File: design/flow/config.mk
export PLATFORM = sky130hd
export DESIGN_NAME = Test1
export DESIGN_NICKNAME = Test1
export VERILOG_FILES = /design/flow/design.v
export SDC_FILE = /design/flow/constraint.sdc
export NUM_CORES = 4
export LEC_CHECK = 0
export CAP_MARGIN = 40
export CORE_MARGIN = 2
export CORE_UTILIZATION = 72
export CTS_CLUSTER_DIAMETER = 29
export CTS_CLUSTER_SIZE = 80
export GPL_ROUTABILITY_DRIVEN = 1
export HOLD_SLACK_MARGIN = -0.08
export MAX_ROUTING_LAYER = met5
export MIN_ROUTING_LAYER = met1
export PLACE_DENSITY = 0.39
export SETUP_SLACK_MARGIN = 2.09
export SLEW_MARGIN = 0
export TNS_END_PERCENT = 100
File: design/flow/constraint.sdc
create_clock -name core_clock -period 7.54 [get_ports {clk}]
set_input_delay 1.5080 -clock core_clock [delete_from_list [all_inputs] [get_ports {clk}]]
set_output_delay 1.5080 -clock core_clock [all_outputs]
set_load 0.01 [all_outputs]
File: design/flow/design.v
`timescale 1ns / 1ps
module Module_of_number
#(   
    parameter W_IN = 26,
    parameter W_OUT = 27
) (
    input  wire [W_IN -1:0 ] Input_a,
    input  wire [W_IN -1:0 ] Input_b,
    output wire [W_OUT-1:0 ] Output
);
wire  sign_a ;
wire  sign_b ;    
reg   [W_IN-1:0] module_a; 
reg   [W_IN-1:0] module_b;
assign  sign_a = Input_a[W_IN-1];
assign  sign_b = Input_b[W_IN-1];
always @* begin : async_proc
    case (sign_a)
        1'b0 : module_a =  Input_a;
        1'b1 : module_a = -Input_a;
    endcase
    case (sign_b)
        1'b0 : module_b =  Input_b;
        1'b1 : module_b = -Input_b;
    endcase
end
assign Output  = module_a + module_b;
endmodule
`timescale 1ns / 1ps
module EMA_Module
#(   
    parameter BWIDTH = 13,
    parameter DWIDTH = 27,
    parameter OUTWIDTH = 48   
) (
    input  wire clk,
    input  wire rst,
    input  wire [BWIDTH-1:0     ] Filter_Coefficient,
    input  wire [DWIDTH-1:0     ] Port_Data,
    input  wire                   Valid,
    output wire                   Valid_out_ema,
    output wire [OUTWIDTH-1:0   ] Filter_Out
);
reg        [DWIDTH-1:0]   Data;
reg        [BWIDTH-1:0]   Coeff_2;
reg        [BWIDTH-1:0]   Coeff_1;
reg signed [DWIDTH-1:0]   Pread; 
reg signed [OUTWIDTH-1:0] accum;
reg signed [OUTWIDTH-1:0] c;
reg Valid_1,Valid_2,Valid_3;
wire signed [DWIDTH+6:0] accum_shift ;
wire signed [DWIDTH-1:0] accum_raunding ;
assign accum_shift    = accum[OUTWIDTH-1:14   ];  
assign accum_raunding = accum_shift[DWIDTH-1:0];  
always @(posedge clk) begin
  if (rst) begin
    Data    <= 0;
    Coeff_1 <= 0;
    Coeff_2 <= 0;
    Pread   <= 0;
    accum   <= 0;
    c       <= 0;
    Valid_1 <= 1'b0;
    Valid_2 <= 1'b0;
    Valid_3 <= 1'b0;
  end else begin
    Valid_1 <= Valid;
    if (Valid) begin
        Data    <= Port_Data;
    end
    Coeff_1 <= Filter_Coefficient;
    Valid_2 <= Valid_1;
    Pread   <= $signed({1'b0,Data})  - accum_raunding;  
    Coeff_2 <= Coeff_1;
    if (Valid_2) begin
        accum   <= $signed({{5{1'b0}},Coeff_2}) * Pread + c;
        Valid_3 <= Valid_2;
    end
    if (Valid_3) begin
        c     <= accum;
    end
  end
end
assign Filter_Out = accum;
assign Valid_out_ema  = Valid_2;
endmodule
`timescale 1ns / 1ps
module Error
#(   
    parameter BWIDTH = 13,
    parameter AWIDTH = 27,
    parameter DWIDTH = 8,
    parameter OUTWIDTH = 48   
) (
    input  wire clk,
    input  wire rst,
    input  wire [BWIDTH-1:0     ] Error_Coefficient,
    input  wire [AWIDTH-1:0     ] Port_Data_A,
    input  wire [DWIDTH-1:0     ] R_level,
    input  wire                   Valid,
    output wire                   Valid_out_error,
    output wire [OUTWIDTH-1:0   ] Error_Out
);
reg signed [AWIDTH-1:0]   Data;
reg        [BWIDTH-1:0]   Coeff_2;
reg        [BWIDTH-1:0]   Coeff_1;
reg signed [DWIDTH-1:0]   Pread;
reg        [DWIDTH-1:0]   R_trig; 
reg signed [OUTWIDTH-1:0] accum;
reg signed [OUTWIDTH-1:0] c;
reg Valid_1,Valid_2;
always @(posedge clk) begin
  if (rst) begin
	R_trig  <= 0;
	Valid_1 <= 1'b0;
	Coeff_1 <= 0;
	Data    <= 0;
	Pread   <= 0;
	Valid_2 <= 1'b0;
	Coeff_2 <= 0;
	accum   <= 0;
	c       <= 0;
  end else begin
	R_trig  <= R_level;
	Valid_1 <= Valid;
	Coeff_1 <= Error_Coefficient;
	Data    <= Port_Data_A;
    Pread   <= $signed({1'b0,R_trig})  - Data;
	Valid_2 <= Valid_1;
	Coeff_2 <= Coeff_1;
	if (Valid_2) begin
		accum <= $signed({{5{1'b0}},Coeff_2}) * Pread + c;
	end
	c <= accum;
  end
end
assign Valid_out_error = Valid_2;
assign Error_Out = accum;
endmodule
`timescale 1ns / 1ps
module Test1
    #(   
    parameter W_IN        = 16,
    parameter W_IN_MODULE = 26,
    parameter BWIDTH      = 18,
    parameter FILTERWIDTH = 13,
    parameter AWIDTH      = 30,
    parameter DWIDTH      = 27,
    parameter DFWIDTH     = 18,
    parameter RWIDTH      = 8,
    parameter RFWIDTH     = 6,
    parameter DSPWIDTH    = 48,
    parameter MULTWIDTH   = DWIDTH + W_IN ,
    parameter RZEROS      = DFWIDTH - RFWIDTH,
    parameter W_OUT       = 16
) (
    input  wire clk,
    input  wire rst,
    input  wire [W_IN -1:0  	] s_chans_dataI,
    input  wire [W_IN -1:0  	] s_chans_dataQ,
    input  wire              	  s_chans_valid,
    input  wire [FILTERWIDTH-1:0] Filter_Coefficient,
    input  wire [FILTERWIDTH-1:0] Error_Coefficient,
    input  wire [RWIDTH-1:0     ] R_level,
    output wire              	  Valid_Out,
    output wire [W_IN_MODULE-1:0] OutputI,
    output wire [W_IN_MODULE-1:0] OutputQ
);
wire        [W_IN_MODULE:0] Module_Out;  
wire signed [DSPWIDTH-1:0 ] EMA_Out ;    
wire signed [DWIDTH+6:0   ] EMA_Out_Shift;  
wire signed [DWIDTH-1:0   ] EMA_Out_Round;  
wire        [DWIDTH-1:0   ] R_with_zeros;
wire signed [DSPWIDTH-1:0 ] Error_Out ;
wire signed [DWIDTH+6:0   ] Error_Out_Shift;  
wire signed [DWIDTH-1:0   ] Error_Out_Round;  
wire valid_connection,valid_error,valid_out_error;
reg   [0:0]  Valid_1,Valid_2;
reg  signed [W_IN-1:0       ] received_Qsignal;
reg  signed [W_IN-1:0       ] received_Isignal;
reg  signed [MULTWIDTH-1:0  ] first_Qmult;
reg  signed [MULTWIDTH-1:0  ] first_Imult;
wire signed [W_IN_MODULE-1:0] first_Qmult_round ;
wire signed [W_IN_MODULE-1:0] first_Imult_round ;
wire signed [W_IN-1:0       ] Satureted_real;
wire signed [W_IN-1:0       ] Satureted_imag;
reg  signed [W_IN_MODULE-1:0] Q_out_reg;
reg  signed [W_IN_MODULE-1:0] I_out_reg;
    assign Valid_Out  = valid_out_error;
    assign OutputQ    = Q_out_reg;
    assign OutputI    = I_out_reg;
always @(posedge clk) begin
  if (rst) begin
    received_Isignal <= 0;
    received_Qsignal <= 0;
    first_Imult      <= 0;
    first_Qmult      <= 0;
    Valid_1          <= 1'b0;
    Valid_2          <= 1'b0;
    I_out_reg        <= 0;
    Q_out_reg        <= 0;
  end else begin
    if(s_chans_valid) begin
        received_Isignal <= s_chans_dataI;  
        received_Qsignal <= s_chans_dataQ;  
    end
    first_Imult <= received_Isignal * Error_Out_Round;  
    first_Qmult <= received_Qsignal * Error_Out_Round;  
    Valid_1     <= s_chans_valid;
    Valid_2     <= Valid_1;
    if (Valid_Out)begin
        I_out_reg     <= first_Imult_round;  
        Q_out_reg     <= first_Qmult_round;  
    end
  end
 end
assign EMA_Out_Shift = EMA_Out[DSPWIDTH-1:14];  
assign EMA_Out_Round = EMA_Out_Shift[DWIDTH-1:0];  
assign R_with_zeros = {R_level,{RZEROS{1'b0}}};
assign Error_Out_Shift = Error_Out[DSPWIDTH-1:10];  
assign Error_Out_Round = Error_Out_Shift[DWIDTH-1:0];  
assign first_Imult_round = first_Imult[MULTWIDTH-1:17];  
assign first_Qmult_round = first_Qmult[MULTWIDTH-1:17];  
    Module_of_number #(
        .W_IN(W_IN_MODULE),  
        .W_OUT(W_IN_MODULE+1)  
    ) inst_Module_of_number (
        .Input_a   (first_Imult_round),
        .Input_b   (first_Qmult_round),
        .Output    (Module_Out)
    );
    EMA_Module #(
        .BWIDTH(FILTERWIDTH),  
        .DWIDTH(DWIDTH),  
        .OUTWIDTH(DSPWIDTH) 
    ) inst_EMA_Module (
        .clk  (clk),
        .rst  (rst),
        .Filter_Coefficient (Filter_Coefficient),
        .Port_Data (Module_Out) ,
        .Valid (Valid_2),
        .Valid_out_ema (valid_error),
        .Filter_Out (EMA_Out)
    );
    Error #(
        .BWIDTH(FILTERWIDTH),
        .AWIDTH(DWIDTH),
        .DWIDTH(DWIDTH),
        .OUTWIDTH(DSPWIDTH)
    ) inst_Error (
        .clk               (clk),
        .rst               (rst),
        .Error_Coefficient (Error_Coefficient),
        .Port_Data_A       (EMA_Out_Round),
        .R_level           (R_with_zeros),
        .Valid             (valid_error),
        .Valid_out_error   (valid_out_error),
        .Error_Out         (Error_Out)
    );
endmodule
File: design/flow/run.sh
#!/bin/bash
# the make line also repeats each setting of config.mk as NAME=value (left out here)
make -C /OpenROAD-flow-scripts/flow DESIGN_CONFIG=/design/flow/config.mk WORK_HOME=/design/flow/orfs CLKGATE_MAP_FILE= finish
==> metrics.csv, run 1 <==
stage,metric,value,unit
run_status,outcome,finished with violations,
run_status,violatedChecks,setup timing,
global_routing,grt_antenna_before_repair,10,
global_routing,gr-total-overflow,0,
detailed_routing,detail_route.first_pass.iterations,9,
floorplan,design.core.area,102000,um^2
min_path,whs_path_depth,1,
detailed_routing,first_iter_violations,4677,
timing,hold_viol,0,
timing,fmax,122.3,MHz
power_and_ir_drop,p_sw_share,35.96,%
setup_path,crit_start,inst_Error.Coeff_2[4],
synthesis,yosys.area_share.adder,48.10,%
cells_and_area,regArea,9499,um^2
floorplan,dieHeight,325.3,um
setup_path,crit_path_top_delay_cell,fa_1,
setup_path,cpPeakStageDelay,0.56,ns
clock_tree,cts_root_buf,clkbuf_16,
clock_tree,ctsHoldBuffers,0,
job,openroad.warnings,47,
timing,fin_crit_sh,108.5,%
global_routing,track_usage,40.05,%
job,maxCapViolCount,0,
synthesis,yosysMostFrequentCell,inv_1,
global_routing,grt_pass1_vias,65590,
power_and_ir_drop,powerDensity,153.1,nW/um^2
timing,grt_setup_unrepaired,yes,
synthesis,fp_nets,10310,
timing,setup_viol,32,
synthesis,synthFlopType,dfxtp_1,
synthesis,synth_cell_types,85,
synthesis,synth_cells,8258,
place,place.gp.congestion,0.9367,
min_path,min-delay-start,inst_EMA_Module.Coeff_1[8],
synthesis,compound_area_share,6.244,%
timing,drv_slew,0,
min_path,holdPathEnd,inst_EMA_Module.Coeff_2[8],
synthesis,postSynthSeqShare,12.58,%
power_and_ir_drop,top_power_group,the clock network,
setup_path,cp.depth,40,
place,placed_area,80940,um^2
setup_path,cp-start-kind,register,
place,place_inst,9905,
synthesis,area_leaders,"fa_1 39%, dfxtp_1 13%, ha_1 8.9%",
synthesis,mux_share,2.573,%
timing,fin_crit,8.179,ns
setup_path,ff2ff_path_depth,40,
setup_path,cp.required,8.14,ns
cells_and_area,comb_area,59620,um^2
setup_path,arrival,8.78,ns
setup_path,timing.rr.start,inst_Error.Coeff_2[4],
clock_tree,numCtsBuffers,121,
clock_tree,clk_pin_slew,0.05,ns
power_and_ir_drop,seqPwrFrac,20.8,%
floorplan,dieArea,105800,um^2
power_and_ir_drop,leakage,41.27,nW
floorplan,rows,117,
setup_path,worstSetupEndpointType,register,
detailed_routing,via_per_inst,5.799,
place,dp.final_hpwl,154.5,mm
synthesis,ys_sh_xor,3.918,%
timing,finClkSkew,0.05101,ns
setup_path,ff2ff_setup_slack,-0.64,ns
clock_tree,max-clock-path-buffers,3,
synthesis,synth_top_area_share,39.18,%
setup_path,crit_type,reg -> reg,
timing,setup_slack,-0.6391,ns
detailed_routing,drc,0,
synthesis,yosysChipArea,74340,um^2
detailed_routing,routed_wl,210.4,mm
synthesis,simple_gate_share,16.28,%
power_and_ir_drop,ir_worst_vdd,0.1981,mV
timing,tightest_slew,1.034,ns
setup_path,crit_buf_inv,8,
clock_tree,clk_latency,0.73,ns
timing,whs,0.4295,ns
setup_path,endpoint,inst_Error.accum[35],
synthesis,synthTopLogicFamily,adder cells,
synthesis,ys_cells,8258,
cells_and_area,finalInstanceArea,88980,um^2
synthesis,syn_avg_cell_area,9.002,um^2
floorplan,fp_util,72.86,%
place,pre_cts_ws,-0.4630,ns
setup_path,critPathMostFrequentCell,fa_1,
power_and_ir_drop,p_int,8.725,mW
synthesis,ys.flops,467,
clock_tree,htree_levels,3,
power_and_ir_drop,pwr.group.clock,5.60,mW
synthesis,synth_area,74340,um^2
detailed_routing,routedWlPerCell,20.45,um
power_and_ir_drop,p_switching,4.900,mW
detailed_routing,drtAntennaViolNets,0,
floorplan,pin_count,122,
cells_and_area,final_core_util,87.21,%
place,io_buffers,121,
power_and_ir_drop,power,13.62,mW
clock_tree,cts.sinks,467,
power_and_ir_drop,p_seq,2.84,mW
setup_path,critical-path-top-delay-family,adder cells,
synthesis,edf_count,0,
timing,fin_setup_tns,-8.825,ns
timing,maxSlewHeadroom,31.04,%
power_and_ir_drop,comb_power,5.19,mW
synthesis,yosys-top-cells-count,"1660 x inv_1, 1455 x fa_1, 1019 x nand2_1, 624 x and2_1, 530 x ha_1",
floorplan,chipWidth,325.3,um
setup_path,rr_endpoint,inst_Error.accum[35],
global_routing,grt_max_degree,195,
synthesis,synth.largest_area_cell,fa_1,
global_routing,grt_pass1_wl,334.2,mm
detailed_routing,vias,59670,
cells_and_area,layout.cells.non_filler,10290,
power_and_ir_drop,clockPowerShare,41.1,%
clock_tree,cts_tree,yes,
cells_and_area,area_growth,19.70,%
min_path,hold_path.class,reg -> reg,
synthesis,async_flop_share,0,%
cells_and_area,final_nets,10870,
setup_path,worst-path-max-fanout,3,
cells_and_area,fillerInstances,5248,
synthesis,synth_warnings,4,
power_and_ir_drop,comb_power_share,38.1,%
## metal layers
layer / track usage, % / share of wire [%] / vias to the layer above
li1: - / - / 25970
met1: 47.23 / 36 / 29790
met2: 67.47 / 49 / 2847
met3: 8.659 / 8.4 / 1050
met4: 23.95 / 7.2 / 10
met5: 0 / 0.029 / -
## timing repair
| item | 4_1_cts | 5_1_grt |
|---|---|---|
| setup buffers | 104 | 40 |
| gates cloned | 10 | 0 |
| hold endpoints to repair | 0 | 0 |
| pin swaps | 180 | 183 |
| endpoints found under the setup margin | 114 | 115 |
| gates resized | 309 | 212 |
## final cells by class
type | instances | share of cell area, %
clock inverters | 81 | 1.271
inverters | 1660 | 7.002
clock buffers | 146 | 3.736
flip-flops and latches | 467 | 10.68
repair buffers | 814 | 8.378
multi-input cells | 5750 | 67.01
well taps | 1368 | 1.924
diodes | 3 | 0.008437
==> inputs of run 2 (changes only) <==
CAP_MARGIN = 20   (was 40)
CELL_PAD_IN_SITES_GLOBAL_PLACEMENT = 1   (was unset)
CORE_UTILIZATION = 40   (was 72)
CTS_CLUSTER_DIAMETER = 36   (was 29)
CTS_CLUSTER_SIZE = 47   (was 80)
GPL_ROUTABILITY_DRIVEN = 0   (was 1)
HOLD_SLACK_MARGIN = unset   (was -0.08)
MAX_ROUTING_LAYER = met4   (was met5)
MIN_ROUTING_LAYER = met2   (was met1)
PLACE_DENSITY = unset   (was 0.39)
PLACE_DENSITY_LB_ADDON = 0.17   (was unset)
SETUP_SLACK_MARGIN = -0.23   (was 2.09)
SLEW_MARGIN = 20   (was 0)
TNS_END_PERCENT = 10   (was 100)
clock period = 5.25 ns   (was 7.54 ns; I/O delays follow)
==> metrics.csv, run 2 <==
stage,metric,value,unit,change
clock_tree,numCtsBuffers,111,,-8.3%
setup_path,critPathMostFrequentCell,fa_1,,
detailed_routing,routedWlPerCell,18.48,um,-9.6%
detailed_routing,drtAntennaViolNets,0,,unchanged
clock_tree,cts_tree,yes,,
global_routing,grt_max_degree,109,,-44%
timing,whs,0.4344,ns,+0.004887 ns
synthesis,simple_gate_share,16.28,%,unchanged
setup_path,crit_start,inst_Error.Coeff_2[2],,
setup_path,worstSetupEndpointType,register,,
synthesis,edf_count,0,,unchanged
detailed_routing,first_iter_violations,9839,,+110%
setup_path,crit_type,reg -> reg,,
timing,setup_viol,116,,+260%
synthesis,ys_sh_xor,3.918,%,unchanged
min_path,holdPathEnd,Valid_2,,
job,openroad.warnings,39,,-17%
cells_and_area,finalInstanceArea,92660,um^2,+4.1%
power_and_ir_drop,leakage,43.34,nW,+5.0%
synthesis,postSynthSeqShare,12.58,%,unchanged
synthesis,area_leaders,"fa_1 39%, dfxtp_1 13%, ha_1 8.9%",,
detailed_routing,drc,0,,unchanged
timing,maxSlewHeadroom,31.35,%,+0.32 points
global_routing,gr-total-overflow,0,,unchanged
setup_path,critical-path-top-delay-family,adder cells,,
setup_path,endpoint,inst_Error.accum[35],,
power_and_ir_drop,power,19.24,mW,+41%
floorplan,design.core.area,185000,um^2,+81%
timing,finClkSkew,0.04668,ns,-0.004338 ns
power_and_ir_drop,top_power_group,combinational cells,,
timing,fmax,122.4,MHz,+0.13%
floorplan,chipWidth,435.1,um,+34%
detailed_routing,vias,78860,,+32%
detailed_routing,routed_wl,218.9,mm,+4.1%
floorplan,dieArea,189300,um^2,+79%
timing,drv_slew,0,,unchanged
timing,fin_crit,8.169,ns,-0.01051 ns
global_routing,grt_pass1_wl,346.3,mm,+3.6%
synthesis,synth_warnings,4,,unchanged
power_and_ir_drop,seqPwrFrac,21.0,%,+0.2 points
setup_path,ff2ff_setup_slack,-2.92,ns,-2.28 ns
floorplan,pin_count,122,,unchanged
clock_tree,max-clock-path-buffers,3,,unchanged
power_and_ir_drop,comb_power,7.83,mW,+51%
timing,tightest_slew,1.030,ns,-0.004729 ns
setup_path,arrival,8.78,ns,about the same
synthesis,compound_area_share,6.244,%,unchanged
global_routing,track_usage,36.41,%,-3.6 points
global_routing,grt_antenna_before_repair,0,,-10
timing,fin_setup_tns,-181.99,ns,-173.17 ns
detailed_routing,via_per_inst,6.656,,+15%
timing,setup_slack,-2.919,ns,-2.279 ns
cells_and_area,area_growth,24.65,%,
setup_path,cp-start-kind,register,,
power_and_ir_drop,p_sw_share,37.33,%,+1.4 points
timing,grt_setup_unrepaired,yes,,
power_and_ir_drop,p_seq,4.05,mW,+43%
place,dp.final_hpwl,176.9,mm,+15%
power_and_ir_drop,powerDensity,207.7,nW/um^2,+36%
synthesis,syn_avg_cell_area,9.002,um^2,unchanged
power_and_ir_drop,p_int,12.06,mW,+38%
power_and_ir_drop,pwr.group.clock,7.37,mW,+32%
setup_path,worst-path-max-fanout,3,,unchanged
setup_path,cp.depth,37,,-7.5%
run_status,outcome,finished with violations,,
power_and_ir_drop,comb_power_share,40.7,%,+2.6 points
synthesis,async_flop_share,0,%,unchanged
place,place_inst,11580,,+17%
setup_path,timing.rr.start,inst_Error.Coeff_2[2],,
clock_tree,cts.sinks,467,,unchanged
power_and_ir_drop,p_switching,7.184,mW,+47%
min_path,hold_path.class,reg -> reg,,
clock_tree,clk_latency,0.77,ns,+0.04 ns
synthesis,yosysChipArea,74340,um^2,unchanged
cells_and_area,layout.cells.non_filler,11850,,+15%
synthesis,mux_share,2.573,%,unchanged
synthesis,fp_nets,10310,,unchanged
clock_tree,cts_root_buf,clkbuf_16,,
cells_and_area,final_nets,11320,,+4.1%
clock_tree,clk_pin_slew,0.05,ns,about the same
synthesis,synth_cells,8258,,unchanged
synthesis,yosysMostFrequentCell,inv_1,,
synthesis,yosys.area_share.adder,48.10,%,unchanged
clock_tree,htree_levels,3,,unchanged
setup_path,cp.required,5.86,ns,-2.28 ns
timing,hold_viol,0,,unchanged
run_status,violatedChecks,setup timing,,
floorplan,dieHeight,435.1,um,+34%
timing,fin_crit_sh,155.6,%,+47 points
setup_path,crit_path_top_delay_cell,fa_1,,
power_and_ir_drop,ir_worst_vdd,0.2926,mV,+48%
cells_and_area,fillerInstances,17740,,+240%
synthesis,ys.flops,467,,unchanged
setup_path,rr_endpoint,inst_Error.accum[35],,
job,maxCapViolCount,0,,unchanged
setup_path,crit_buf_inv,6,,-2
setup_path,cpPeakStageDelay,0.56,ns,about the same
place,io_buffers,121,,unchanged
synthesis,yosys-top-cells-count,"1660 x inv_1, 1455 x fa_1, 1019 x nand2_1, 624 x and2_1, 530 x ha_1",,
min_path,min-delay-start,Valid_1,,
floorplan,fp_util,40.17,%,-33 points
synthesis,synthTopLogicFamily,adder cells,,
synthesis,ys_cells,8258,,unchanged
floorplan,rows,158,,+35%
power_and_ir_drop,clockPowerShare,38.3,%,-2.8 points
place,pre_cts_ws,-2.862,ns,-2.399 ns
clock_tree,ctsHoldBuffers,0,,unchanged
setup_path,ff2ff_path_depth,37,,-7.5%
global_routing,grt_pass1_vias,93040,,+42%
synthesis,synthFlopType,dfxtp_1,,
cells_and_area,final_core_util,50.08,%,-37 points
detailed_routing,detail_route.first_pass.iterations,9,,unchanged
place,placed_area,86930,um^2,+7.4%
synthesis,synth_top_area_share,39.18,%,unchanged
min_path,whs_path_depth,1,,unchanged
synthesis,synth.largest_area_cell,fa_1,,
synthesis,synth_cell_types,85,,unchanged
synthesis,synth_area,74340,um^2,unchanged
## run 2: layout make-up
cell class                      count  area, um^2  share of cell area, %
Inverter                         1660        6231                  6.725
Clock inverter                     76       920.9                 0.9938
Sequential cell                   467        9434                  10.18
Clock buffer                      135        3053                  3.295
Antenna cell                        8       20.02                0.02160
Tap cell                         2480        3103                  3.349
Multi-Input combinational cell   5750       58770                  63.42
Timing Repair Buffer             1271       11130                  12.01
## run 2: per-layer routing
metal  GRT usage (%)  share of wire (%)
met1               -                  0
met3           47.38                 40
met4           5.365                6.9
met2           42.30                 53
met5               -                  0
## run 2: what timing repair did
action                                  4_1_cts  5_1_grt
gates cloned                                  0        0
resized                                     230      119
endpoints found under the setup margin      115      117
pin swaps                                   141       91
hold endpoints to repair                      0        0
setup buffers                                35       15
==> inputs of run 3 (changes only) <==
ABC_AREA = 1   (was unset)
CELL_PAD_IN_SITES_GLOBAL_PLACEMENT = unset   (was 1)
CORE_UTILIZATION = 72   (was 40)
CTS_CLUSTER_DIAMETER = 366   (was 36)
CTS_CLUSTER_SIZE = 100   (was 47)
GPL_ROUTABILITY_DRIVEN = unset   (was 0)
MAX_ROUTING_LAYER = unset   (was met4)
MIN_ROUTING_LAYER = unset   (was met2)
PLACE_DENSITY_LB_ADDON = unset   (was 0.17)
SETUP_SLACK_MARGIN = unset   (was -0.23)
clock period = 5.91 ns   (was 5.25 ns; I/O delays follow)
==> metrics.csv, run 3 <==
stage,metric,value,unit,change
synthesis,synthFlopType,dfxtp_1,,
floorplan,dieHeight,340.0,um,-22%
clock_tree,ctsHoldBuffers,0,,unchanged
place,io_buffers,121,,unchanged
synthesis,postSynthSeqShare,11.50,%,-1.1 points
synthesis,synth_cells,11010,,+33%
global_routing,track_usage,67.97,%,
floorplan,rows,123,,-22%
synthesis,yosysMostFrequentCell,inv_1,,
synthesis,mux_share,0,%,-2.6 points
synthesis,synth_warnings,4,,unchanged
synthesis,simple_gate_share,18.47,%,+2.2 points
global_routing,gr-total-overflow,5,,
clock_tree,cts_root_buf,clkbuf_16,,
synthesis,synth_area,81280,um^2,+9.3%
clock_tree,htree_levels,1,,-2
synthesis,fp_nets,13060,,+27%
synthesis,async_flop_share,0,%,unchanged
place,dp.final_hpwl,227.2,mm,+28%
synthesis,yosys-top-cells-count,"2954 x inv_1, 2499 x nand2_1, 1455 x fa_1, 839 x nor2_1, 530 x ha_1",,
place,placed_area,93010,um^2,+7.0%
synthesis,yosysChipArea,81280,um^2,+9.3%
run_status,haltStage,5_1_grt,,
synthesis,syn_avg_cell_area,7.386,um^2,-18%
synthesis,ys.flops,467,,unchanged
synthesis,synth_cell_types,74,,-13%
floorplan,dieArea,115600,um^2,-39%
synthesis,yosys.area_share.adder,44.00,%,-4.1 points
floorplan,chipWidth,340.0,um,-22%
synthesis,synth_top_area_share,35.84,%,-3.3 points
synthesis,area_leaders,"fa_1 36%, inv_1 14%, nand2_1 12%",,
synthesis,compound_area_share,8.407,%,+2.2 points
synthesis,synth.largest_area_cell,fa_1,,
run_status,stop_error,[ERROR GRT-0232] Routing congestion too high. Check the congestion heatmap in the GUI.,,
synthesis,synthTopLogicFamily,adder cells,,
synthesis,ys_sh_xor,2.004,%,-1.9 points
clock_tree,numCtsBuffers,8,,-93%
clock_tree,max-clock-path-buffers,3,,unchanged
clock_tree,cts.sinks,467,,unchanged
floorplan,design.core.area,112200,um^2,-39%
synthesis,edf_count,0,,unchanged
floorplan,pin_count,122,,unchanged
place,place.gp.congestion,1.021,,
run_status,outcome,aborted with a tool error,,
floorplan,fp_util,72.45,%,+32 points
synthesis,ys_cells,11010,,+33%
==> run 3: through the flow <==
| stage | utilization (%) | power [mW] | std cells | setup WS [ns] |
|---|---|---|---|---|
| floorplan | - | 7.356 | 11010 | -0.5373 |
| global placement | 82.90 | 10.38 | 13360 | -1.368 |
| detailed placement | 82.90 | 10.66 | 13360 | -1.548 |
| CTS | 85.92 | 12.90 | 13450 | -1.035 |
==> run 3: timing repair <==
action                     4_1_cts
setup endpoints to repair      102
resized                        578
pin swaps                      215
gates cloned                     6
setup buffers                   76
==> run 3: routing by layer <==
layer,GRT usage [%],overflow
met5,25.53,0
met4,67.59,3
met3,47.90,0
met2,89.24,2
met1,66.69,0
==> inputs of run 4 (changes only) <==
ABC_AREA = unset   (was 1)
CAP_MARGIN = 40   (was 20)
CORE_UTILIZATION = 70   (was 72)
CTS_CLUSTER_DIAMETER = 29   (was 366)
CTS_CLUSTER_SIZE = 38   (was 100)
HOLD_SLACK_MARGIN = -0.09   (was unset)
TNS_END_PERCENT = unset   (was 10)
clock period = 8.39 ns   (was 5.91 ns; I/O delays follow)
==> metrics.csv, run 4 <==
stage,metric,value,unit,change
synthesis,mux_share,2.573,%,+2.6 points
power_and_ir_drop,pwr.group.clock,4.67,mW,
power_and_ir_drop,top_power_group,the clock network,,
setup_path,crit_buf_inv,7,,
timing,setup_viol,0,,
synthesis,edf_count,0,,unchanged
synthesis,synth_cell_types,85,,+15%
cells_and_area,final_nets,10460,,
timing,maxSlewHeadroom,35.83,%,
global_routing,gr-total-overflow,0,,
synthesis,yosysChipArea,74340,um^2,-8.5%
synthesis,synthTopLogicFamily,adder cells,,
timing,fin_crit_sh,96.83,%,
cells_and_area,area_growth,11.26,%,
timing,hold_viol,0,,
setup_path,cpPeakStageDelay,0.54,ns,
power_and_ir_drop,seqPwrFrac,23.3,%,
detailed_routing,via_per_inst,5.677,,
min_path,hold_path.class,reg -> reg,,
power_and_ir_drop,p_seq,2.58,mW,
timing,grt_setup_unrepaired,yes,,
detailed_routing,drc,0,,
global_routing,grt_pass1_wl,315.8,mm,
setup_path,arrival,8.67,ns,
clock_tree,max-clock-path-buffers,3,,unchanged
timing,fin_crit,8.124,ns,
setup_path,worst-path-max-fanout,27,,
floorplan,rows,119,,-3.3%
synthesis,compound_area_share,6.244,%,-2.2 points
min_path,min-delay-start,inst_EMA_Module.Coeff_1[10],,
power_and_ir_drop,leakage,38.49,nW,
detailed_routing,wirelength_met1,76.05,mm,
synthesis,syn_avg_cell_area,9.002,um^2,+22%
detailed_routing,first_iter_violations,3677,,
setup_path,ff2ff_setup_slack,0.27,ns,
setup_path,rr_endpoint,inst_EMA_Module.accum[39],,
job,openroad.warnings,42,,
power_and_ir_drop,powerDensity,134.3,nW/um^2,
detailed_routing,vias,56210,,
synthesis,ys_cells,8258,,-25%
global_routing,grt_antenna_before_repair,4,,
global_routing,track_usage,37.27,%,
detailed_routing,met2_length,93.31,mm,
synthesis,yosys-top-cells-count,"1660 x inv_1, 1455 x fa_1, 1019 x nand2_1, 624 x and2_1, 530 x ha_1",,
setup_path,critical-path-top-delay-family,adder cells,,
clock_tree,cts_root_buf,clkbuf_16,,
timing,finClkSkew,0.03934,ns,
power_and_ir_drop,clockPowerShare,42.1,%,
floorplan,pin_count,122,,unchanged
place,dp.final_hpwl,154.5,mm,-32%
power_and_ir_drop,ir_worst_vdd,0.2736,mV,
setup_path,crit_type,reg -> reg,,
power_and_ir_drop,comb_power,3.85,mW,
clock_tree,cts.sinks,467,,unchanged
detailed_routing,routed_wl,194.3,mm,
synthesis,ys_sh_xor,3.918,%,+1.9 points
clock_tree,cts_tree,yes,,
setup_path,cp-start-kind,register,,
setup_path,crit_path_top_delay_cell,fa_1,,
timing,tightest_slew,0.9613,ns,
synthesis,synth.largest_area_cell,fa_1,,
global_routing,grt_pass1_vias,60130,,
job,maxCapViolCount,0,,
run_status,outcome,"complete, no violations",,
synthesis,yosysMostFrequentCell,inv_1,,
clock_tree,htree_levels,3,,+2
synthesis,synth_area,74340,um^2,-8.5%
min_path,holdPathEnd,inst_EMA_Module.Coeff_2[10],,
setup_path,timing.rr.start,inst_EMA_Module.Coeff_2[8],,
setup_path,crit_start,inst_EMA_Module.Coeff_2[8],,
detailed_routing,detail_route.first_pass.iterations,6,,
setup_path,critPathMostFrequentCell,fa_1,,
clock_tree,clk_latency,0.71,ns,
detailed_routing,dr_wl_met3,15.09,mm,
power_and_ir_drop,power,11.11,mW,
place,io_buffers,121,,unchanged
timing,fin_setup_tns,0,ns,
power_and_ir_drop,p_switching,4.133,mW,
synthesis,async_flop_share,0,%,unchanged
synthesis,postSynthSeqShare,12.58,%,+1.1 points
synthesis,ys.flops,467,,unchanged
power_and_ir_drop,p_sw_share,37.21,%,
floorplan,chipWidth,329.9,um,-3.0%
cells_and_area,fillerInstances,7365,,
setup_path,worstSetupEndpointType,register,,
synthesis,synth_top_area_share,39.18,%,+3.3 points
floorplan,design.core.area,105300,um^2,-6.2%
floorplan,dieArea,108800,um^2,-5.9%
setup_path,cp.required,8.93,ns,
floorplan,dieHeight,329.9,um,-3.0%
detailed_routing,highest_layer,met5,,
setup_path,ff2ff_path_depth,36,,
clock_tree,numCtsBuffers,116,,+108
detailed_routing,drtAntennaViolNets,0,,
floorplan,fp_util,70.62,%,-1.8 points
setup_path,cp.depth,36,,
power_and_ir_drop,p_int,6.973,mW,
synthesis,fp_nets,10310,,-21%
detailed_routing,routedWlPerCell,19.62,um,
power_and_ir_drop,comb_power_share,34.6,%,
synthesis,synth_cells,8258,,-25%
clock_tree,clk_pin_slew,0.05,ns,
synthesis,synthFlopType,dfxtp_1,,
synthesis,synth_warnings,4,,unchanged
synthesis,area_leaders,"fa_1 39%, dfxtp_1 13%, ha_1 8.9%",,
timing,drv_slew,0,,
min_path,whs_path_depth,1,,
setup_path,endpoint,inst_EMA_Module.accum[39],,
timing,fmax,123.1,MHz,
synthesis,yosys.area_share.adder,48.10,%,+4.1 points
place,place.gp.congestion,0.9461,,-7.4%
synthesis,simple_gate_share,16.28,%,-2.2 points
global_routing,grt_max_degree,164,,
==> run 4: cell type report <==
cell class / count / area (um^2) / area share, %
Timing Repair Buffer: 411 / 3744 / 4.526
Inverter: 1660 / 6231 / 7.534
Multi-Input combinational cell: 5750 / 57460 / 69.47
Antenna cell: 1 / 2.502 / 0.003026
Sequential cell: 467 / 9402 / 11.37
Clock inverter: 93 / 1070 / 1.293
Tap cell: 1391 / 1740 / 2.104
Clock buffer: 128 / 3059 / 3.699
==> run 4: what timing repair did <==
item	in CTS	in global routing
setup buffers	0	8
gates resized	1	73
hold buffers	0	0
pin swaps	0	23
setup endpoints to repair	1	29
==> run 4: per-stage QoR <==
step	cells	instance area, um^2	util (%)	worst slack [ns]	hold slack, ns
4_1_cts	9887	82380	78.26	0.02959	0.4319
5_1_grt	9900	82700	78.57	-0.1755	0.4432
3_5_place_dp	9666	78250	74.34	0.08777	0.4210
2_1_floorplan	8258	74340	-	0.4748	0.4138
6_report	9901	82710	78.57	0.2663	0.4301
3_3_place_gp	9657	78080	74.17	0.2465	0.4146
==> run 4: routing by layer <==
metal | GRT usage, % | vias to the layer above
met4 | 16.63 | 6
met2 | 62.12 | 2262
met3 | 6.462 | 609
met1 | 47.99 | 28130
met5 | 0 | -
li1 | - | 25200
==> inputs of run 5 (changes only) <==
CORE_UTILIZATION = 60   (was 70)
CTS_CLUSTER_DIAMETER = 100   (was 29)
CTS_CLUSTER_SIZE = unset   (was 38)
GPL_ROUTABILITY_DRIVEN = 1   (was unset)
HOLD_SLACK_MARGIN = unset   (was -0.09)
MAX_ROUTING_LAYER = met5   (was unset)
MIN_ROUTING_LAYER = met1   (was unset)
PLACE_DENSITY_LB_ADDON = 0.06   (was unset)
TNS_END_PERCENT = 100   (was unset)
clock period = 7.54 ns   (was 8.39 ns; I/O delays follow)
==> metrics.csv, run 5 <==
stage,metric,value,unit,change
timing,setup_slack,-0.3258,ns,-0.5921 ns
setup_path,rr_endpoint,inst_Error.accum[33],,
clock_tree,htree_levels,3,,unchanged
synthesis,syn_avg_cell_area,9.002,um^2,unchanged
synthesis,ys_sh_xor,3.918,%,unchanged
synthesis,synth_cells,8258,,unchanged
min_path,whs_path_depth,1,,unchanged
timing,hold_viol,0,,unchanged
synthesis,simple_gate_share,16.28,%,unchanged
power_and_ir_drop,p_seq,2.83,mW,+9.7%
setup_path,worstSetupEndpointType,register,,
synthesis,yosys-top-cells-count,"1660 x inv_1, 1455 x fa_1, 1019 x nand2_1, 624 x and2_1, 530 x ha_1",,
setup_path,cp.required,8.07,ns,-0.86 ns
global_routing,grt_pass1_wl,325.4,mm,+3.0%
floorplan,rows,129,,+8.4%
floorplan,chipWidth,356.0,um,+7.9%
detailed_routing,detail_route.first_pass.iterations,7,,+1
detailed_routing,drtAntennaViolNets,0,,unchanged
min_path,holdPathEnd,Valid_2,,
setup_path,critPathMostFrequentCell,fa_1,,
timing,tightest_slew,1.002,ns,+0.04050 ns
clock_tree,clk_latency,0.69,ns,-0.02 ns
detailed_routing,first_iter_violations,3460,,-5.9%
global_routing,grt_pass1_vias,60340,,+0.36%
synthesis,postSynthSeqShare,12.58,%,unchanged
power_and_ir_drop,p_switching,4.407,mW,+6.6%
timing,finClkSkew,0.05563,ns,+0.01629 ns
global_routing,track_usage,32.78,%,-4.5 points
synthesis,compound_area_share,6.244,%,unchanged
setup_path,ff2ff_setup_slack,-0.33,ns,-0.59 ns
floorplan,design.core.area,123300,um^2,+17%
clock_tree,numCtsBuffers,66,,-43%
setup_path,crit_path_top_delay_cell,fa_1,,
clock_tree,clk_pin_slew,0.06,ns,about the same
detailed_routing,vias,56710,,+0.88%
setup_path,worst-path-max-fanout,3,,-89%
synthesis,synthFlopType,dfxtp_1,,
min_path,hold_path.class,reg -> reg,,
setup_path,arrival,8.40,ns,-0.27 ns
synthesis,yosysMostFrequentCell,inv_1,,
power_and_ir_drop,top_power_group,combinational cells,,
cells_and_area,area_growth,15.48,%,
setup_path,crit_type,reg -> reg,,
timing,whs,0.4291,ns,-0.001001 ns
clock_tree,max-clock-path-buffers,3,,unchanged
setup_path,crit_buf_inv,6,,-1
timing,grt_setup_unrepaired,yes,,
setup_path,timing.rr.start,inst_Error.Pread[7],,
synthesis,synth.largest_area_cell,fa_1,,
floorplan,pin_count,122,,unchanged
cells_and_area,final_nets,10810,,+3.3%
setup_path,cpPeakStageDelay,0.54,ns,about the same
place,placed_area,81460,um^2,+4.1%
setup_path,ff2ff_path_depth,36,,unchanged
job,openroad.warnings,42,,unchanged
global_routing,grt_max_degree,197,,+20%
min_path,min-delay-start,Valid_1,,
timing,maxSlewHeadroom,33.22,%,-2.6 points
timing,fin_crit_sh,104.3,%,+7.5 points
run_status,outcome,finished with violations,,
power_and_ir_drop,clockPowerShare,29.6,%,-13 points
place,dp.final_hpwl,160.8,mm,+4.1%
detailed_routing,routed_wl,199.1,mm,+2.5%
clock_tree,cts_root_buf,clkbuf_16,,
power_and_ir_drop,pwr.group.clock,3.34,mW,-28%
run_status,violatedChecks,setup timing,,
power_and_ir_drop,comb_power,5.12,mW,+33%
global_routing,grt_antenna_before_repair,5,,+1
detailed_routing,routedWlPerCell,19.06,um,-2.9%
synthesis,edf_count,0,,unchanged
floorplan,dieArea,126700,um^2,+16%
clock_tree,ctsHoldBuffers,0,,unchanged
power_and_ir_drop,ir_worst_vdd,0.2343,mV,-14%
synthesis,synth_warnings,4,,unchanged
synthesis,synth_top_area_share,39.18,%,unchanged
timing,fin_setup_tns,-2.992,ns,-2.992 ns
synthesis,yosysChipArea,74340,um^2,unchanged
power_and_ir_drop,leakage,39.94,nW,+3.8%
setup_path,endpoint,inst_Error.accum[33],,
place,io_buffers,121,,unchanged
synthesis,mux_share,2.573,%,unchanged
synthesis,synthTopLogicFamily,adder cells,,
synthesis,yosys.area_share.adder,48.10,%,unchanged
synthesis,ys_cells,8258,,unchanged
global_routing,gr-total-overflow,0,,unchanged
cells_and_area,finalInstanceArea,85840,um^2,+3.8%
synthesis,ys.flops,467,,unchanged
cells_and_area,final_core_util,69.62,%,-9.0 points
place,place.gp.congestion,0.9252,,-2.2%
timing,drv_slew,0,,unchanged
detailed_routing,via_per_inst,5.429,,-4.4%
setup_path,cp.depth,36,,unchanged
setup_path,critical-path-top-delay-family,adder cells,,
detailed_routing,drc,0,,unchanged
synthesis,area_leaders,"fa_1 39%, dfxtp_1 13%, ha_1 8.9%",,
synthesis,synth_area,74340,um^2,unchanged
clock_tree,cts.sinks,467,,unchanged
setup_path,crit_start,inst_Error.Pread[7],,
synthesis,synth_cell_types,85,,unchanged
synthesis,fp_nets,10310,,unchanged
floorplan,fp_util,60.28,%,-10 points
synthesis,async_flop_share,0,%,unchanged
power_and_ir_drop,p_sw_share,39.03,%,+1.8 points
clock_tree,cts_tree,yes,,
power_and_ir_drop,seqPwrFrac,25.1,%,+1.8 points
floorplan,dieHeight,356.0,um,+7.9%
setup_path,cp-start-kind,register,,
timing,fmax,127.1,MHz,+3.3%
power_and_ir_drop,comb_power_share,45.3,%,+11 points
job,maxCapViolCount,0,,unchanged
timing,setup_viol,20,,+20
timing,fin_crit,7.866,ns,-0.2579 ns
power_and_ir_drop,p_int,6.885,mW,-1.3%
power_and_ir_drop,powerDensity,131.5,nW/um^2,-2.0%
run 5: final cells by class:
class	instances	area, um^2
diodes	2	5.005
clock buffers	82	1793
clock inverters	37	525.5
fillers	9986	37470
inverters	1660	6231
multi-input cells	5750	58620
flip-flops and latches	467	9448
well taps	1637	2048
repair buffers	810	7179
run 5: timing repair:
item / 4_1_cts / 5_1_grt
resized: 181 / 179
buffers inserted: 51 / 34
pin swaps: 137 / 149
cloned: 1 / 1
setup endpoints to repair: 31 / 39
run 5: per-stage QoR:
stage	power, mW	cells	setup WS, ns
2_1_floorplan	5.711	8258	-0.1339
3_3_place_gp	7.440	10240	-0.5446
3_5_place_dp	7.508	10250	-0.5735
4_1_cts	11.08	10420	-0.3150
5_1_grt	12.01	10440	-0.6897
6_report	11.29	10450	-0.3258
run 5: layer usage:
metal	track usage, %	share of wire (%)	vias to the layer above
li1	-	-	25830
met3	4.471	6.2	400
met4	12.17	3.9	4
met5	0	0.014	-
met1	44.78	42	28720
met2	53.54	47	1746
==> inputs of run 6 (changes only) <==
ABC_AREA = 1   (was unset)
CAP_MARGIN = 20   (was 40)
CORE_UTILIZATION = 72   (was 60)
PLACE_DENSITY_LB_ADDON = 0.28   (was 0.06)
clock period = 5.46 ns   (was 7.54 ns; I/O delays follow)
==> metrics.csv, run 6 <==
stage,metric,value,unit,change
run_status,outcome,aborted with a tool error,,
run_status,haltStage,5_1_grt,,
run_status,stop_error,[ERROR GRT-0116] Global routing finished with congestion. Check the congestion regions in the DRC Viewer.,,
clock_tree,htree_levels,2,,-1
synthesis,area_leaders,"fa_1 36%, inv_1 14%, nand2_1 12%",,
synthesis,yosys-top-cells-count,"2954 x inv_1, 2499 x nand2_1, 1455 x fa_1, 839 x nor2_1, 530 x ha_1",,
floorplan,pin_count,122,,unchanged
synthesis,postSynthSeqShare,11.50,%,-1.1 points
synthesis,syn_avg_cell_area,7.386,um^2,-18%
synthesis,ys_sh_xor,2.004,%,-1.9 points
floorplan,dieArea,115600,um^2,-8.8%
clock_tree,cts_root_buf,clkbuf_16,,
place,io_buffers,121,,unchanged
floorplan,rows,123,,-4.7%
clock_tree,max-clock-path-buffers,3,,unchanged
synthesis,synthFlopType,dfxtp_1,,
floorplan,fp_util,72.45,%,+12 points
floorplan,dieHeight,340.0,um,-4.5%
global_routing,gr-total-overflow,634,,
synthesis,synth_cells,11010,,+33%
place,place_inst,13550,,+32%
place,pre_cts_ws,-1.895,ns,-1.322 ns
synthesis,yosys.area_share.adder,44.00,%,-4.1 points
synthesis,synth_area,81280,um^2,+9.3%
clock_tree,numCtsBuffers,57,,-14%
synthesis,synthTopLogicFamily,adder cells,,
synthesis,yosysChipArea,81280,um^2,+9.3%
clock_tree,cts.sinks,467,,unchanged
synthesis,ys_cells,11010,,+33%
synthesis,simple_gate_share,18.47,%,+2.2 points
synthesis,yosysMostFrequentCell,inv_1,,
synthesis,synth.largest_area_cell,fa_1,,
floorplan,design.core.area,112200,um^2,-9.0%
synthesis,synth_top_area_share,35.84,%,-3.3 points
synthesis,async_flop_share,0,%,unchanged
synthesis,compound_area_share,8.407,%,+2.2 points
floorplan,chipWidth,340.0,um,-4.5%
synthesis,ys.flops,467,,unchanged
synthesis,fp_nets,13060,,+27%
synthesis,mux_share,0,%,-2.6 points
synthesis,synth_warnings,4,,unchanged
place,dp.final_hpwl,237.9,mm,+48%
synthesis,edf_count,0,,unchanged
place,placed_area,95060,um^2,+17%
global_routing,track_usage,86.09,%,
place,place.gp.congestion,1.106,,+20%
synthesis,synth_cell_types,74,,-13%
## run 6: metal layers
layer | overflow | track usage [%]
met5 | 3 | 49.26
met4 | 250 | 87.79
met2 | 326 | 98.34
met3 | 29 | 77.40
met1 | 26 | 83.77
## run 6: through the flow
step,power [mW],setup TNS [ns]
4_1_cts,17.40,-96.61
3_5_place_dp,11.71,-123.37
3_3_place_gp,11.37,-104.78
2_1_floorplan,8.149,-34.94
## run 6: repair_timing
| action | 4_1_cts |
|---|---|
| gates cloned | 10 |
| buffers inserted | 174 |
| hold buffers | 0 |
| pin swaps | 463 |
| gates resized | 1121 |
| setup endpoints to repair | 117 |
==> inputs of run 7 (changes only) <==
ABC_AREA = unset   (was 1)
CORE_UTILIZATION = 66   (was 72)
CTS_CLUSTER_DIAMETER = unset   (was 100)
CTS_CLUSTER_SIZE = 38   (was unset)
GPL_ROUTABILITY_DRIVEN = unset   (was 1)
HOLD_SLACK_MARGIN = -0.09   (was unset)
MAX_ROUTING_LAYER = unset   (was met5)
MIN_ROUTING_LAYER = unset   (was met1)
PLACE_DENSITY_LB_ADDON = unset   (was 0.28)
TNS_END_PERCENT = unset   (was 100)
clock period = 8.39 ns   (was 5.46 ns; I/O delays follow)
==> metrics.csv, run 7 <==
stage,metric,value,unit,change
run_status,outcome,"complete, no violations",,
power_and_ir_drop,p_int,5.484,mW,
clock_tree,max-clock-path-buffers,3,,unchanged
detailed_routing,n_antenna_cell,0,,
power_and_ir_drop,p_sw_share,39.85,%,
clock_tree,cts_root_buf,clkbuf_16,,
floorplan,pin_count,122,,unchanged
power_and_ir_drop,p_switching,3.633,mW,
timing,fin_crit,8.069,ns,
synthesis,yosys-top-cells-count,"1660 x inv_1, 1455 x fa_1, 1019 x nand2_1, 624 x and2_1, 530 x ha_1",,
detailed_routing,first_iter_violations,3330,,
floorplan,design.core.area,112000,um^2,-0.14%
clock_tree,clk_latency,0.69,ns,
setup_path,worstSetupEndpointType,register,,
min_path,whs_path_depth,1,,
power_and_ir_drop,leakage,37.45,nW,
timing,maxSlewHeadroom,23.14,%,
power_and_ir_drop,pwr.group.clock,2.67,mW,
place,dp.final_hpwl,155.6,mm,-35%
timing,hold_viol,0,,
synthesis,yosys.area_share.adder,48.10,%,+4.1 points
synthesis,synth_cells,8258,,-25%
power_and_ir_drop,seqPwrFrac,28.6,%,
setup_path,crit_type,reg -> reg,,
cells_and_area,regArea,9405,um^2,
cells_and_area,comb_area,57480,um^2,
synthesis,mux_share,2.573,%,+2.6 points
timing,fin_crit_sh,96.17,%,
synthesis,syn_avg_cell_area,9.002,um^2,+22%
synthesis,fp_nets,10310,,-21%
synthesis,ys_sh_xor,3.918,%,+1.9 points
power_and_ir_drop,comb_power,3.84,mW,
clock_tree,numCtsBuffers,57,,unchanged
timing,finClkSkew,0.03344,ns,
synthesis,synth_top_area_share,39.18,%,+3.3 points
place,io_buffers,121,,unchanged
global_routing,gr-total-overflow,0,,
floorplan,chipWidth,339.6,um,-0.11%
setup_path,cpPeakStageDelay,0.54,ns,
timing,grt_setup_unrepaired,yes,,
clock_tree,clk_pin_slew,0.07,ns,
floorplan,dieHeight,339.6,um,-0.11%
setup_path,crit_path_top_delay_cell,fa_1,,
detailed_routing,detail_route.first_pass.iterations,5,,
cells_and_area,fillerInstances,8963,,
power_and_ir_drop,p_seq,2.61,mW,
min_path,holdPathEnd,inst_EMA_Module.Valid_2,,
min_path,hold_path.class,reg -> reg,,
setup_path,endpoint,inst_Error.accum[36],,
setup_path,timing.rr.start,inst_Error.Pread[5],,
job,maxCapViolCount,0,,
cells_and_area,layout.cells.non_filler,9895,,
min_path,min-delay-start,inst_EMA_Module.Valid_1,,
power_and_ir_drop,comb_power_share,42.1,%,
synthesis,synth_area,74340,um^2,-8.5%
clock_tree,ctsHoldBuffers,0,,unchanged
setup_path,cp-start-kind,register,,
timing,fmax,123.9,MHz,
setup_path,cp.depth,34,,
synthesis,simple_gate_share,16.28,%,-2.2 points
global_routing,grt_pass1_wl,312.6,mm,
setup_path,crit_start,inst_Error.Pread[5],,
place,place.gp.congestion,0.9189,,-17%
power_and_ir_drop,clockPowerShare,29.2,%,
synthesis,synth_warnings,4,,unchanged
timing,setup_viol,0,,
detailed_routing,vias,54830,,
synthesis,edf_count,0,,unchanged
setup_path,rr_endpoint,inst_Error.accum[36],,
global_routing,grt_antenna_before_repair,3,,
setup_path,worst-path-max-fanout,5,,
synthesis,synth_cell_types,85,,+15%
setup_path,ff2ff_setup_slack,0.32,ns,
detailed_routing,drc,0,,
setup_path,arrival,8.60,ns,
setup_path,critPathMostFrequentCell,fa_1,,
floorplan,fp_util,66.35,%,-6.1 points
synthesis,postSynthSeqShare,12.58,%,+1.1 points
setup_path,critical-path-top-delay-family,adder cells,,
timing,drv_slew,0,,
setup_path,cp.required,8.93,ns,
synthesis,ys.flops,467,,unchanged
clock_tree,htree_levels,2,,unchanged
cells_and_area,area_growth,8.399,%,
power_and_ir_drop,ir_worst_vdd,0.1859,mV,
synthesis,synthTopLogicFamily,adder cells,,
global_routing,grt_pass1_vias,58780,,
detailed_routing,routed_wl,190.6,mm,
detailed_routing,via_per_inst,5.541,,
synthesis,yosysChipArea,74340,um^2,-8.5%
detailed_routing,drtAntennaViolNets,0,,
synthesis,synth.largest_area_cell,fa_1,,
setup_path,ff2ff_path_depth,34,,
timing,tightest_slew,1.153,ns,
global_routing,grt_max_degree,125,,
synthesis,synthFlopType,dfxtp_1,,
clock_tree,cts_tree,yes,,
synthesis,yosysMostFrequentCell,inv_1,,
clock_tree,cts.sinks,467,,unchanged
synthesis,ys_cells,8258,,-25%
power_and_ir_drop,top_power_group,combinational cells,,
cells_and_area,final_core_util,71.92,%,
job,openroad.warnings,40,,
synthesis,area_leaders,"fa_1 39%, dfxtp_1 13%, ha_1 8.9%",,
place,place_inst,9774,,-28%
detailed_routing,routedWlPerCell,19.26,um,
global_routing,track_usage,34.35,%,
synthesis,compound_area_share,6.244,%,-2.2 points
floorplan,rows,123,,unchanged
synthesis,async_flop_share,0,%,unchanged
power_and_ir_drop,powerDensity,113.1,nW/um^2,
cells_and_area,final_nets,10400,,
floorplan,dieArea,115300,um^2,-0.22%
setup_path,crit_buf_inv,6,,
## run 7: area by class of cell
cell class                      count  area share, %
Clock buffer                       75          2.042
Sequential cell                   467          11.67
Timing Repair Buffer              413          4.439
Clock inverter                     30         0.4518
Tap cell                         1500          2.329
Inverter                         1660          7.732
Multi-Input combinational cell   5750          71.33
## run 7: what timing repair did
item,CTS,global route
setup endpoints to repair,1,26
buffers inserted,0,16
resized,4,75
endpoints found under the hold margin,0,0
pin swaps,1,31
cloned,0,0
## run 7: per-layer routing
metal	GRT usage (%)	wire length (um)
met1	46.04	78650
met2	57.94	92650
met3	4.111	11770
met4	12.25	7526
met5	0	0
## run 7: stage by stage
step / power (mW) / setup WS, ns / area, um^2 / hold slack (ns) / TNS [ns]
final: 9.117 / 0.3214 / 80580 / 0.4279 / 0
after global routing: 9.707 / -0.1002 / 80580 / 0.4452 / -0.3551
after CTS: 9.104 / 0.03473 / 80260 / 0.4330 / 0
after detailed placement: 6.404 / -0.06101 / 78250 / 0.4266 / -0.06101
after global placement: 6.341 / -0.06860 / 78250 / 0.4174 / -0.06860
after floorplan: 5.114 / 0.4748 / 74340 / 0.4138 / 0
==> inputs of run 8 (changes only) <==
ABC_AREA = 0   (was unset)
CELL_PAD_IN_SITES_DETAIL_PLACEMENT = 0   (was unset)
CORE_ASPECT_RATIO = 1.3   (was unset)
CORE_UTILIZATION = 47   (was 66)
CTS_CLUSTER_SIZE = unset   (was 38)
HOLD_SLACK_MARGIN = unset   (was -0.09)
MAX_ROUTING_LAYER = met4   (was unset)
PLACE_DENSITY = 0.51   (was unset)
SETUP_SLACK_MARGIN = -0.92   (was unset)
clock period = 9.68 ns   (was 8.39 ns; I/O delays follow)
==> metrics.csv, run 8 <==
stage,metric,value,unit,change
min_path,hold_path.class,reg -> reg,,
setup_path,ff2ff_setup_slack,0.63,ns,+0.31 ns
timing,setup_viol,0,,unchanged
detailed_routing,detail_route.first_pass.iterations,6,,+1
setup_path,crit_type,reg -> reg,,
synthesis,syn_avg_cell_area,9.002,um^2,unchanged
cells_and_area,layout.cells.non_filler,10340,,+4.4%
min_path,min-delay-start,inst_Error.Coeff_1[7],,
synthesis,yosys.area_share.adder,48.10,%,unchanged
setup_path,timing.rr.start,inst_Error.Pread[5],,
clock_tree,cts_root_buf,clkbuf_16,,
setup_path,rr_endpoint,inst_Error.accum[35],,
synthesis,mux_share,2.573,%,unchanged
clock_tree,cts_tree,yes,,
global_routing,grt_pass1_vias,57780,,-1.7%
setup_path,cp.depth,34,,unchanged
synthesis,synthFlopType,dfxtp_1,,
detailed_routing,routed_wl,208.5,mm,+9.4%
synthesis,compound_area_share,6.244,%,unchanged
clock_tree,ctsResizeCount,0,,-4
power_and_ir_drop,leakage,36.56,nW,-2.4%
power_and_ir_drop,top_power_group,combinational cells,,
synthesis,synth.largest_area_cell,fa_1,,
synthesis,ys_sh_xor,3.918,%,unchanged
detailed_routing,drtAntennaViolNets,0,,unchanged
synthesis,yosys-top-cells-count,"1660 x inv_1, 1455 x fa_1, 1019 x nand2_1, 624 x and2_1, 530 x ha_1",,
setup_path,crit_buf_inv,5,,-1
clock_tree,numCtsBuffers,57,,unchanged
run_status,outcome,"complete, no violations",,
place,place.gp.congestion,0.8934,,-2.8%
power_and_ir_drop,clockPowerShare,30.8,%,+1.6 points
place,place_inst,10230,,+4.7%
timing,fin_crit_sh,93.50,%,-2.7 points
setup_path,cp-start-kind,register,,
timing,fmax,110.5,MHz,-11%
clock_tree,clk_pin_slew,0.07,ns,about the same
synthesis,ys_cells,8258,,unchanged
setup_path,worstSetupEndpointType,register,,
setup_path,crit_start,inst_Error.Pread[5],,
setup_path,critical-path-top-delay-family,adder cells,,
detailed_routing,first_iter_violations,2369,,-29%
setup_path,crit_path_top_delay_cell,o21ai_0,,
setup_path,ff2ff_path_depth,34,,unchanged
synthesis,fp_nets,10310,,unchanged
floorplan,dieHeight,457.5,um,+35%
timing,fin_crit,9.051,ns,+0.9824 ns
clock_tree,ctsHoldBuffers,0,,unchanged
global_routing,grt_pass1_wl,333.9,mm,+6.8%
cells_and_area,final_nets,10240,,-1.5%
job,maxCapViolCount,0,,unchanged
power_and_ir_drop,comb_power,3.02,mW,-21%
place,placed_area,77780,um^2,-0.60%
floorplan,dieArea,161400,um^2,+40%
detailed_routing,via_per_inst,5.119,,-7.6%
setup_path,critPathMostFrequentCell,fa_1,,
synthesis,synth_warnings,4,,unchanged
place,pre_cts_ws,0.6837,ns,+0.7447 ns
global_routing,grt_antenna_before_repair,3,,unchanged
power_and_ir_drop,ir_worst_vdd,0.1877,mV,+0.94%
clock_tree,max-clock-path-buffers,3,,unchanged
timing,tightest_slew,1.162,ns,+0.009528 ns
place,dp.final_hpwl,172.3,mm,+11%
timing,maxSlewHeadroom,22.50,%,-0.64 points
clock_tree,post-cts-setup-buffer-count,0,,unchanged
place,io_buffers,121,,unchanged
cells_and_area,area_growth,7.365,%,
setup_path,cp.required,10.23,ns,+1.30 ns
detailed_routing,routedWlPerCell,20.17,um,+4.7%
floorplan,design.core.area,157200,um^2,+40%
synthesis,ys.flops,467,,unchanged
synthesis,simple_gate_share,16.28,%,unchanged
global_routing,gr-total-overflow,0,,unchanged
power_and_ir_drop,p_switching,3.114,mW,-14%
power_and_ir_drop,seqPwrFrac,30.3,%,+1.7 points
synthesis,edf_count,0,,unchanged
global_routing,grt_max_degree,139,,+11%
timing,finClkSkew,0.02222,ns,-0.01122 ns
timing,hold_viol,0,,unchanged
floorplan,pin_count,122,,unchanged
power_and_ir_drop,comb_power_share,38.9,%,-3.2 points
clock_tree,cts.sinks,467,,unchanged
detailed_routing,vias,52910,,-3.5%
synthesis,yosysMostFrequentCell,inv_1,,
detailed_routing,drc,0,,unchanged
synthesis,synth_cells,8258,,unchanged
floorplan,rows,166,,+35%
timing,setup_slack,0.6290,ns,+0.3076 ns
min_path,holdPathEnd,inst_Error.Coeff_2[7],,
setup_path,endpoint,inst_Error.accum[35],,
synthesis,postSynthSeqShare,12.58,%,unchanged
cells_and_area,finalInstanceArea,79810,um^2,-0.95%
floorplan,chipWidth,352.8,um,+3.9%
synthesis,synthTopLogicFamily,adder cells,,
power_and_ir_drop,powerDensity,97.14,nW/um^2,-14%
synthesis,area_leaders,"fa_1 39%, dfxtp_1 13%, ha_1 8.9%",,
timing,drv_slew,0,,unchanged
synthesis,synth_top_area_share,39.18,%,unchanged
power_and_ir_drop,p_seq,2.35,mW,-10%
synthesis,yosysChipArea,74340,um^2,unchanged
power_and_ir_drop,p_int,4.639,mW,-15%
setup_path,worst-path-max-fanout,8,,+3
min_path,whs_path_depth,1,,unchanged
setup_path,arrival,9.60,ns,+1.00 ns
setup_path,cpPeakStageDelay,0.57,ns,+0.03 ns
job,openroad.warnings,39,,-2.5%
power_and_ir_drop,pwr.group.clock,2.39,mW,-10%
clock_tree,htree_levels,2,,unchanged
synthesis,synth_cell_types,85,,unchanged
synthesis,synth_area,74340,um^2,unchanged
synthesis,async_flop_share,0,%,unchanged
floorplan,fp_util,47.28,%,-19 points
power_and_ir_drop,p_sw_share,40.16,%,+0.32 points
global_routing,track_usage,27.52,%,-6.8 points
clock_tree,clk_latency,0.69,ns,about the same
-- run 8: cell type report --
| class | instances | area, um^2 |
|---|---|---|
| diodes | 2 | 5.005 |
| fillers | 15250 | 77410 |
| clock buffers | 68 | 1528 |
| flip-flops and latches | 467 | 9366 |
| inverters | 1660 | 6231 |
| clock inverters | 35 | 503.0 |
| well taps | 2100 | 2628 |
| multi-input cells | 5750 | 57330 |
| repair buffers | 253 | 2227 |
-- run 8: routing by layer --
metal	vias up	part of all wire, %	routed length (um)	global-route usage (%)
li1	24670	-	-	-
met1	27030	41	85060	33.07
met2	971	53	109700	49.40
met3	237	3.2	6754	2.211
met4	0	3.4	6984	7.758
met5	-	0	0	-
-- run 8: stage by stage --
step                      TNS [ns]  hold WS [ns]  power, mW  utilization (%)
after CTS                        0        0.4336      7.868            50.76
after detailed placement         0        0.4204      5.379            49.47
after floorplan                  0        0.4138      4.432                -
after global placement           0        0.4173      5.400            49.47
after global routing      -0.01664        0.4492      8.308            50.76
final                            0        0.4312      7.753            50.76
==> inputs of run 9 (changes only) <==
ABC_AREA = unset   (was 0)
CELL_PAD_IN_SITES_DETAIL_PLACEMENT = unset   (was 0)
CORE_ASPECT_RATIO = unset   (was 1.3)
CORE_UTILIZATION = 68   (was 47)
CTS_CLUSTER_SIZE = 98   (was unset)
MAX_ROUTING_LAYER = unset   (was met4)
PLACE_DENSITY = unset   (was 0.51)
SETUP_SLACK_MARGIN = unset   (was -0.92)
clock period = 9.29 ns   (was 9.68 ns; I/O delays follow)
==> metrics.csv, run 9 <==
stage,metric,value,unit,change
cells_and_area,area_growth,5.930,%,
clock_tree,cts_tree,yes,,
timing,fin_crit,8.760,ns,-0.2911 ns
setup_path,critical-path-top-delay-family,adder cells,,
synthesis,compound_area_share,6.244,%,unchanged
detailed_routing,vias,54500,,+3.0%
place,place.gp.congestion,0.9161,,+2.5%
clock_tree,numCtsBuffers,56,,-1.8%
synthesis,ys_sh_xor,3.918,%,unchanged
synthesis,async_flop_share,0,%,unchanged
setup_path,cp.required,9.84,ns,-0.39 ns
power_and_ir_drop,leakage,36.42,nW,-0.39%
detailed_routing,detail_route.first_pass.iterations,7,,+1
synthesis,synth.largest_area_cell,fa_1,,
clock_tree,cts.sinks,467,,unchanged
synthesis,synth_warnings,4,,unchanged
setup_path,cp-start-kind,register,,
synthesis,yosys-top-cells-count,"1660 x inv_1, 1455 x fa_1, 1019 x nand2_1, 624 x and2_1, 530 x ha_1",,
timing,tightest_slew,1.177,ns,+0.01491 ns
synthesis,edf_count,0,,unchanged
synthesis,yosysMostFrequentCell,inv_1,,
power_and_ir_drop,p_sw_share,40.08,%,-0.084 points
setup_path,crit_path_top_delay_cell,dfxtp_1,,
floorplan,chipWidth,334.6,um,-5.2%
setup_path,crit_start,inst_Error.Coeff_2[8],,
setup_path,worst-path-max-fanout,15,,+7
setup_path,timing.rr.start,inst_Error.Coeff_2[8],,
timing,hold_viol,0,,unchanged
global_routing,grt_antenna_before_repair,1,,-2
power_and_ir_drop,top_power_group,combinational cells,,
power_and_ir_drop,seqPwrFrac,30.5,%,+0.2 points
timing,fin_crit_sh,94.29,%,+0.79 points
global_routing,grt_pass1_vias,57960,,+0.30%
floorplan,design.core.area,108700,um^2,-31%
synthesis,syn_avg_cell_area,9.002,um^2,unchanged
floorplan,rows,121,,-27%
job,maxCapViolCount,0,,unchanged
setup_path,ff2ff_setup_slack,0.53,ns,-0.10 ns
power_and_ir_drop,ir_worst_vdd,0.1742,mV,-7.2%
power_and_ir_drop,clockPowerShare,30.2,%,-0.6 points
floorplan,pin_count,122,,unchanged
detailed_routing,n_antenna_cell,0,,-2
power_and_ir_drop,pwr.group.clock,2.41,mW,about the same
place,dp.final_hpwl,149.9,mm,-13%
floorplan,fp_util,68.39,%,+21 points
global_routing,track_usage,35.35,%,+7.8 points
timing,maxSlewHeadroom,21.40,%,-1.1 points
job,openroad.warnings,37,,-5.1%
clock_tree,ctsHoldBuffers,0,,unchanged
setup_path,worstSetupEndpointType,register,,
setup_path,rr_endpoint,inst_Error.accum[36],,
min_path,hold_path.class,reg -> reg,,
min_path,min-delay-start,inst_EMA_Module.Coeff_1[4],,
global_routing,met2_usage,58.54,%,+9.1 points
clock_tree,max-clock-path-buffers,3,,unchanged
synthesis,area_leaders,"fa_1 39%, dfxtp_1 13%, ha_1 8.9%",,
detailed_routing,drtAntennaViolNets,0,,unchanged
timing,setup_viol,0,,unchanged
power_and_ir_drop,comb_power,3.14,mW,+4%
synthesis,synthFlopType,dfxtp_1,,
synthesis,synth_area,74340,um^2,unchanged
setup_path,cp.depth,31,,-8.8%
synthesis,yosys.area_share.adder,48.10,%,unchanged
timing,fin_setup_tns,0,ns,unchanged
min_path,holdPathEnd,inst_EMA_Module.Coeff_2[4],,
setup_path,crit_type,reg -> reg,,
cells_and_area,final_nets,10220,,-0.20%
synthesis,simple_gate_share,16.28,%,unchanged
place,placed_area,76750,um^2,-1.3%
synthesis,ys.flops,467,,unchanged
synthesis,synth_top_area_share,39.18,%,unchanged
synthesis,synthTopLogicFamily,adder cells,,
timing,fmax,114.2,MHz,+3.3%
detailed_routing,first_iter_violations,3355,,+42%
setup_path,cpPeakStageDelay,0.82,ns,+0.25 ns
power_and_ir_drop,comb_power_share,39.3,%,+0.4 points
min_path,whs_path_depth,1,,unchanged
power_and_ir_drop,p_seq,2.43,mW,+3%
detailed_routing,routedWlPerCell,19.63,um,-2.7%
global_routing,grt_max_degree,123,,-12%
clock_tree,clk_pin_slew,0.06,ns,about the same
setup_path,endpoint,inst_Error.accum[36],,
setup_path,arrival,9.31,ns,-0.29 ns
run_status,outcome,"complete, no violations",,
clock_tree,cts_root_buf,clkbuf_16,,
setup_path,ff2ff_path_depth,31,,-8.8%
synthesis,mux_share,2.573,%,unchanged
synthesis,fp_nets,10310,,unchanged
synthesis,postSynthSeqShare,12.58,%,unchanged
clock_tree,htree_levels,2,,unchanged
synthesis,synth_cells,8258,,unchanged
detailed_routing,routed_wl,188.9,mm,-9.4%
power_and_ir_drop,powerDensity,101.4,nW/um^2,+4.4%
power_and_ir_drop,p_switching,3.200,mW,+2.8%
cells_and_area,finalInstanceArea,78750,um^2,-1.3%
setup_path,crit_buf_inv,3,,-2
synthesis,synth_cell_types,85,,unchanged
floorplan,dieHeight,334.6,um,-27%
global_routing,globalRoute.busiestLayer,met2,,
global_routing,use_met1,46.55,%,+13 points
synthesis,yosysChipArea,74340,um^2,unchanged
timing,drv_slew,0,,unchanged
[run 9: final cells by class]
type                       count  area, um^2
multi-input combinational   5750       57330
clock inverter                30       470.5
tap                         1414        1769
sequential                   467        9376
fill                        8512       29960
inverter                    1660        6231
timing repair buffer         234        2059
clock buffer                  69        1510
[run 9: layer usage]
layer	wire [um]	vias up
met1	76430	27390
met3	13880	478
met2	90250	1987
met4	8356	0
li1	-	24650
met5	0	-
[run 9: repair_timing]
item                       CTS  global route
gates resized                0             7
setup buffers                0             0
setup endpoints to repair    0             9
[run 9: per-stage QoR]
stage / hold slack (ns) / instances / power, mW / setup WS (ns) / utilization (%)
after floorplan: 0.4138 / 8258 / 4.618 / 1.375 / -
after global placement: 0.4159 / 9525 / 5.516 / 0.5988 / 70.61
after detailed placement: 0.4253 / 9525 / 5.574 / 0.4504 / 70.61
after CTS: 0.4348 / 9624 / 8.019 / 0.3479 / 72.43
after global routing: 0.4455 / 9624 / 8.499 / 0.01056 / 72.44
final: 0.4345 / 9624 / 7.983 / 0.5301 / 72.44
Power figures rest on the tool's default switching activity, not on a simulated workload.
